==> harbor <==
==> flow/design.v (excerpt) <==
module exponent_multiplier (
    i_clk, i_rst_n,
    i_load, i_start, i_select,
    i_A, i_B,
    o_done, led_select, o_P,
	seg_i_A_ten, seg_i_A_unit, 
	seg_i_B_ten, seg_i_B_unit, 
	seg_o_P_thousand, seg_o_P_hundred, seg_o_P_ten, seg_o_P_unit
);
    input wire i_clk, i_rst_n;
    input wire i_load, i_start, i_select;
    input [3:0] i_A, i_B;
    output reg o_done, led_select;
    output reg [29:0] o_P;
	output reg [6:0] seg_i_A_ten, seg_i_A_unit;
	output reg [6:0] seg_i_B_ten, seg_i_B_unit;
	output reg [6:0] seg_o_P_thousand, seg_o_P_hundred, seg_o_P_ten, seg_o_P_unit;
    parameter IDLE = 3'b000, LOAD = 3'b001, CALC = 3'b010, FINISH = 3'b011;
    reg [2:0] current_state;
    reg [3:0] reg_A, reg_B;
	reg [3:0] led_reg_A, led_reg_B;
    reg [19:0] reg_A_shift;
    reg [29:0] reg_P_exp;
    reg [7:0] reg_P_mul;
    reg [3:0] counter_exp;
    reg [2:0] index_bit_B;
    reg exp_done, mul_done;
    always @(posedge i_clk or negedge i_rst_n) begin
        if (!i_rst_n) begin
            reg_A <= 4'b0;
            reg_B <= 4'b0;
            reg_P_exp <= 30'b1;
            reg_P_mul <= 8'b0;
            reg_A_shift <= 20'b0;
			led_reg_A <= 4'b0;	
			led_reg_B <= 4'b0;	
            o_done <= 0;
			led_select <= 0;
            o_P <= 30'b0;
            counter_exp <= 4'b0;
  ...
clock: 82.1 ns
lec_check: 0
cap_margin: 15
cell_pad_in_sites_global_placement: 1
core_aspect_ratio: 1.12
core_margin: 5
core_utilization: 65
cts_cluster_diameter: 224
gpl_timing_driven: 0
min_routing_layer: met1
place_density: 0.84
setup_slack_margin: 5.0
slew_margin: 20
tns_end_percent: 25
run.sh (not shown) runs the stock make flow with config.mk's settings and CLKGATE_MAP_FILE=.
==> nickel: changes against harbor <==
- CAP_MARGIN: 15 -> 20
- CELL_PAD_IN_SITES_GLOBAL_PLACEMENT: 1 -> not set
- CORE_ASPECT_RATIO: 1.12 -> not set
- CORE_MARGIN: 5 -> 2
- CORE_UTILIZATION: 65 -> 40
- CTS_CLUSTER_DIAMETER: 224 -> not set
- GPL_TIMING_DRIVEN: 0 -> not set
- MIN_ROUTING_LAYER: met1 -> not set
- PLACE_DENSITY: 0.84 -> 0.6
- SETUP_SLACK_MARGIN: 5.0 -> not set
- TNS_END_PERCENT: 25 -> not set
==> flow/constraint.sdc (replaced) <==
create_clock -name core_clock -period 48.9 [get_ports {i_clk}]
set_input_delay 9.7800 -clock core_clock [delete_from_list [all_inputs] [get_ports {i_clk}]]
set_output_delay 9.7800 -clock core_clock [all_outputs]
set_load 0.01 [all_outputs]
==> raven: changes against harbor <==
- CAP_MARGIN: 15 -> 20
- CELL_PAD_IN_SITES_GLOBAL_PLACEMENT: 1 -> not set
- CORE_ASPECT_RATIO: 1.12 -> not set
- CORE_MARGIN: 5 -> 2
- CTS_CLUSTER_DIAMETER: 224 -> not set
- GPL_TIMING_DRIVEN: 0 -> not set
- MIN_ROUTING_LAYER: met1 -> not set
- PLACE_DENSITY: 0.84 -> not set
- SETUP_SLACK_MARGIN: 5.0 -> not set
- TNS_END_PERCENT: 25 -> 5
==> flow/constraint.sdc (replaced) <==
create_clock -name core_clock -period 40.9 [get_ports {i_clk}]
set_input_delay 8.1800 -clock core_clock [delete_from_list [all_inputs] [get_ports {i_clk}]]
set_output_delay 8.1800 -clock core_clock [all_outputs]
set_load 0.01 [all_outputs]
==> garnet: changes against harbor <==
- CAP_MARGIN: 15 -> 20
- CELL_PAD_IN_SITES_GLOBAL_PLACEMENT: 1 -> not set
- CORE_ASPECT_RATIO: 1.12 -> not set
- CORE_MARGIN: 5 -> 2
- CORE_UTILIZATION: 65 -> 25
- CTS_CLUSTER_DIAMETER: 224 -> not set
- GPL_TIMING_DRIVEN: 0 -> not set
- MIN_ROUTING_LAYER: met1 -> not set
- PLACE_DENSITY: 0.84 -> 0.6
- SETUP_SLACK_MARGIN: 5.0 -> not set
- TNS_END_PERCENT: 25 -> not set
==> flow/constraint.sdc (replaced) <==
create_clock -name core_clock -period 48.9 [get_ports {i_clk}]
set_input_delay 9.7800 -clock core_clock [delete_from_list [all_inputs] [get_ports {i_clk}]]
set_output_delay 9.7800 -clock core_clock [all_outputs]
set_load 0.01 [all_outputs]
==> flow_summary.html <==
<p>Metrics extracted from the flow reports.</p>
<table>
<tr><th>Metric</th><th>Value</th></tr>
<tr><th colspan="2">Outcome</th></tr>
<tr><td>Result of the run</td><td>aborted with a tool error</td></tr>
<tr><td>Stop Error</td><td>[ERROR GPL-0301] Utilization 100.378 % exceeds 100%.</td></tr>
<tr><td>Stopped at</td><td>global placement without I/O (3_1_place_gp_skip_io)</td></tr>
<tr><th colspan="2">Floorplanning</th></tr>
<tr><td>Initial Utilization</td><td>0.655</td></tr>
<tr><td>Floorplan core area</td><td>between 0.06 and 0.07 mm²</td></tr>
<tr><td>Site row count</td><td>~96</td></tr>
<tr><td>Die height</td><td>273 µm</td></tr>
<tr><td>Area of the die</td><td>~0.067 mm²</td></tr>
<tr><td>DIE WIDTH</td><td>~240 µm</td></tr>
<tr><th colspan="2">Synthesis</th></tr>
<tr><td>Post-Synthesis Cells</td><td>5883</td></tr>
</table>
(the above is from harbor)
==> flow_summary.html <==
<p>Metrics extracted from the flow reports.</p>
<table>
<tr><th>Metric</th><th>Value</th></tr>
<tr><th colspan="2">Synthesis</th></tr>
<tr><td>Post-Synthesis Cells</td><td>between 5000 and 6000</td></tr>
<tr><td>Top cells by instance count after synthesis</td><td>nand2_1, nor2_1, a21oi_1</td></tr>
<tr><th colspan="2">Floorplanning</th></tr>
<tr><td>Initial Utilization</td><td>0.252</td></tr>
<tr><td>Site row count</td><td>between 100 and 150</td></tr>
<tr><td>Boundary Pins</td><td>~100</td></tr>
<tr><td>Die height</td><td>roughly 400 µm</td></tr>
<tr><td>Area of the die</td><td>approximately 0.16 mm²</td></tr>
<tr><th colspan="2">Route</th></tr>
<tr><td>Number of antenna-violating nets in the routed design</td><td>0</td></tr>
<tr><th colspan="2">Outcome</th></tr>
<tr><td>Result of the run</td><td>complete, no violations</td></tr>
</table>
(the above is from garnet)
==> flow_summary.html <==
<p>Metrics extracted from the flow reports.</p>
<table>
<tr><th>Metric</th><th>Value</th></tr>
<tr><th colspan="2">Outcome</th></tr>
<tr><td>Result of the run</td><td>complete, no violations</td></tr>
<tr><th colspan="2">GRT</th></tr>
<tr><td>Largest net degree at the start of global routing</td><td>about 63</td></tr>
<tr><th colspan="2">Route</th></tr>
<tr><td>Via density</td><td>approximately 6.4</td></tr>
<tr><th colspan="2">Floorplanning</th></tr>
<tr><td>Area of the die</td><td>slightly above 0.1 mm²</td></tr>
<tr><td>DIE WIDTH</td><td>about 320 µm</td></tr>
<tr><td>Floorplan core area</td><td>roughly 0.1 mm²</td></tr>
<tr><td>Site row count</td><td>between 100 and 150</td></tr>
<tr><td>Die height</td><td>between 300 and 400 µm</td></tr>
<tr><th colspan="2">Cells and area</th></tr>
<tr><td>Signal buf overhead</td><td>0.0647</td></tr>
<tr><th colspan="2">Synthesis</th></tr>
<tr><td>Top cells by instance count after synthesis</td><td>nand2_1, nor2_1, a21oi_1</td></tr>
<tr><td>Post-Synthesis Cells</td><td>between 5000 and 6000</td></tr>
<tr><td>Number of synthesized flops with an enable pin</td><td>0</td></tr>
</table>
(the above is from nickel)
==> flow_summary.html <==
<p>Metrics extracted from the flow reports.</p>
<table>
<tr><th>Metric</th><th>Value</th></tr>
<tr><th colspan="2">Outcome</th></tr>
<tr><td>Layout check fault list</td><td>capacitance limit, slew limit, setup timing</td></tr>
<tr><td>Result of the run</td><td>finished with violations</td></tr>
<tr><th colspan="2">Timing</th></tr>
<tr><td>Setup WS post-layout</td><td>-1.96 ns</td></tr>
<tr><td>Total count of max-transition violations in the final report</td><td>7</td></tr>
<tr><td>Setup violation total in the final timing report</td><td>7</td></tr>
<tr><th colspan="2">Floorplanning</th></tr>
<tr><td>Area of the die</td><td>between 0.06 and 0.07 mm²</td></tr>
<tr><th colspan="2">Synthesis</th></tr>
<tr><td>Post-Synthesis Cells</td><td>around 5900</td></tr>
<tr><th colspan="2">Run</th></tr>
<tr><td>Tally of max-capacitance violations</td><td>2</td></tr>
</table>
(the above is from raven)

* * *

==> run G: inputs <==
Starting RTL as in the previous note.
Settings: LEC_CHECK=0, ABC_AREA=1, CAP_MARGIN=20, CORE_MARGIN=2, CORE_UTILIZATION=72, CTS_CLUSTER_DIAMETER=282, CTS_CLUSTER_SIZE=10, PLACE_DENSITY=0.35, SETUP_SLACK_MARGIN=3.66, SLEW_MARGIN=20; clock period 12.3 ns.
==> run C (differences from run G) <==
Settings changed: CTS_CLUSTER_DIAMETER 282 to 340, CTS_CLUSTER_SIZE 10 to 99, PLACE_DENSITY 0.35 to 0.85, SETUP_SLACK_MARGIN 3.66 to -1.38, TNS_END_PERCENT from default to 20.
==> flow/constraint.sdc (replaced) <==
create_clock -name core_clock -period 49.7 [get_ports {i_clk}]
set_input_delay 9.9400 -clock core_clock [delete_from_list [all_inputs] [get_ports {i_clk}]]
set_output_delay 9.9400 -clock core_clock [all_outputs]
set_load 0.01 [all_outputs]
==> run M (differences from run G) <==
Settings changed: ABC_AREA 1 to default, CORE_UTILIZATION 72 to 40, CTS_CLUSTER_DIAMETER 282 to default, CTS_CLUSTER_SIZE 10 to default, GPL_ROUTABILITY_DRIVEN from default to 0, GPL_TIMING_DRIVEN from default to 0, PLACE_DENSITY 0.35 to default, SETUP_SLACK_MARGIN 3.66 to default.
==> flow/constraint.sdc (replaced) <==
create_clock -name core_clock -period 50.0 [get_ports {i_clk}]
set_input_delay 10.0000 -clock core_clock [delete_from_list [all_inputs] [get_ports {i_clk}]]
set_output_delay 10.0000 -clock core_clock [all_outputs]
set_load 0.01 [all_outputs]
==> results <==
- Run M finished with timing, DRC and antenna clean. Run C reached the layout checks and failed them: negative setup slack. Run G failed in 3_5_place_dp (DPL-0038).
- Count of clock-buffer cells in the layout is the same in run C and run M.
- In run C the final area is larger than in run M, by about 6%.
- In run M the wire length is larger than in run C, by 7.0%.
- Against run M, the global-route usage of run C is higher by 12 points.
- Critical path depth: run M is lower than run C (207).
- Hold slack: run C is worse than run M (16 ps).
- Of run M and run C, run C has the higher utilization (gap 40 points).
==> figures <==
Status: run M timing/DRC/antenna clean; run G stopped before the end; run C failed layout checks
Stage where the flow stopped: run M -; run G 3_5_place_dp; run C -
Violated checks: run M -; run G -; run C negative setup slack
Cell area after synthesis: run M 40000 um2; run G 40400 um2; run C 40400 um2
Hold Violations, Final: run M 0; run G -; run C 0
Xor/xnor cell area share of the yosys netlist: run M 10.2%; run G 4.50%; run C 4.50%
Buffers & Inverters on Critical Path: run M 32; run G -; run C 43
WHS Path Cells: run M 1; run G -; run C 1
Highest Signal Layer: run M met5; run G -; run C met5
Tap cells: run M 1298; run G -; run C 748
Total antenna diodes in the routed design: run M 0; run G -; run C 2
Non-clock buffer share: run M 6.75%; run G -; run C 9.68%
Inverter count of the layout excluding clock inverters: run M 219; run G -; run C 1265
CTS max path bufs: run M 2; run G -; run C 2
Min-Delay Startpoint: run M led_select; run G -; run C counter_exp[3]
Number of warnings in the stage logs: run M 60; run G -; run C 62
Final routed wirelength across all metal layers: run M 141 mm; run G -; run C 132 mm
Worst setup SP type: run M flip-flop; run G -; run C flip-flop
Fraction of area in clock buffers and inverters: run M 0.744%; run G -; run C 0.649%
FF+latch area: run M 2680 um2; run G -; run C 2680 um2

* * *

==> 03-24: inputs <==
Starting RTL as in the previous note.
make LEC_CHECK=0 ABC_AREA=1 CAP_MARGIN=20 CORE_MARGIN=2 CORE_UTILIZATION=72 CTS_CLUSTER_DIAMETER=282 CTS_CLUSTER_SIZE=10 PLACE_DENSITY=0.6 SETUP_SLACK_MARGIN=2.54 SLEW_MARGIN=20 finish   # period 12.3 ns
==> inputs of 03-15, as changes to 03-24 <==
Settings changed: CORE_UTILIZATION 72 to 58, CTS_CLUSTER_DIAMETER 282 to 227, CTS_CLUSTER_SIZE 10 to not set, PLACE_DENSITY 0.6 to 0.35, SETUP_SLACK_MARGIN 2.54 to not set.
==> flow/constraint.sdc (replaced) <==
create_clock -name core_clock -period 27.2 [get_ports {i_clk}]
set_input_delay 5.4400 -clock core_clock [delete_from_list [all_inputs] [get_ports {i_clk}]]
set_output_delay 5.4400 -clock core_clock [all_outputs]
set_load 0.01 [all_outputs]
==> qor summary <==
|  | 03-15 | 03-24 |
|---|---|---|
| Post-synth top flop | sky130_fd_sc_hd__dfrtp_1 | sky130_fd_sc_hd__dfrtp_1 |
| Total die area | 71700 µm² | 58000 µm² |
| Register share after synthesis | 6.64% | 6.64% |
| Core utilization before placement | 58.8% | 73.0% |
| And+or+nand+nor area frac | 59.5% | 59.5% |
| Summed instance area of the synthesized netlist | 40400 µm² | 40400 µm² |
| # Cells Yosys | 7320 | 7320 |
| Top-level port count | 101 | 101 |
| Die W | 268 µm | 241 µm |
| Result of the run | finished with violations | aborted with a tool error |
| Last stage reached | - | detailed placement |
| Layout check failures | negative setup slack | - |
| Die Y-Extent | 268 µm | 241 µm |
| Floorplan row count | 96 | 86 |
| Top cell area share | 18.9% | 18.9% |
| Yosys reg bits | 107 | 107 |
| Count of library flops with an enable pin | 0 | 0 |
| Syn Inst Count | 7320 | 7320 |
| Mux share | 0.0558% | 0.0558% |
| Yosys top cell by area | sky130_fd_sc_hd__nand2_1 | sky130_fd_sc_hd__nand2_1 |
| Placer's final routability congestion estimate | 0.982 | 1.04 |
| Placeable Area | 68700 µm² | 55300 µm² |
| Synthesized-area fraction occupied by adder cells | 5.56% | 5.56% |
| Buffers on Ports | 94 | 94 |

* * *

==> v39: inputs <==
exponent_multiplier again, from the RTL that the note above started with.
make LEC_CHECK=0 ABC_AREA=1 CAP_MARGIN=20 CORE_ASPECT_RATIO=0.5 CORE_MARGIN=2 CORE_UTILIZATION=72 CTS_CLUSTER_DIAMETER=344 CTS_CLUSTER_SIZE=98 PLACE_DENSITY=0.35 SETUP_SLACK_MARGIN=4.88 SLEW_MARGIN=20 TNS_END_PERCENT=5 finish   # period 20.6 ns
==> v12: changes against v39 <==
Settings changed: ABC_AREA 1 to unset, CORE_ASPECT_RATIO 0.5 to unset, CORE_UTILIZATION 72 to 15, CTS_CLUSTER_DIAMETER 344 to unset, CTS_CLUSTER_SIZE 98 to unset, PLACE_DENSITY 0.35 to 0.6, SETUP_SLACK_MARGIN 4.88 to unset, TNS_END_PERCENT 5 to unset.
==> flow/constraint.sdc (replaced) <==
create_clock -name core_clock -period 60.3 [get_ports {i_clk}]
set_input_delay 12.0600 -clock core_clock [delete_from_list [all_inputs] [get_ports {i_clk}]]
set_output_delay 12.0600 -clock core_clock [all_outputs]
set_load 0.01 [all_outputs]
==> v23: changes against v39 <==
Settings changed: ABC_AREA 1 to unset, CORE_ASPECT_RATIO 0.5 to unset, CTS_CLUSTER_DIAMETER 344 to 227, CTS_CLUSTER_SIZE 98 to 32, PLACE_DENSITY 0.35 to unset, SETUP_SLACK_MARGIN 4.88 to unset.
==> flow/constraint.sdc (replaced) <==
create_clock -name core_clock -period 40.9 [get_ports {i_clk}]
set_input_delay 8.1800 -clock core_clock [delete_from_list [all_inputs] [get_ports {i_clk}]]
set_output_delay 8.1800 -clock core_clock [all_outputs]
set_load 0.01 [all_outputs]
==> notes <==
Synthesized cell count is the same in v23 and v12. v39 failed in 3_5_place_dp (DPL-0038). v23 stopped in 5_1_grt on GRT-0232. v12 produced a clean layout. Between v39 and v12, the lower area after synthesis is in v12 (gap 0.88%, measured against v12). In die area, v12 is at 4.7 times the value of v39.
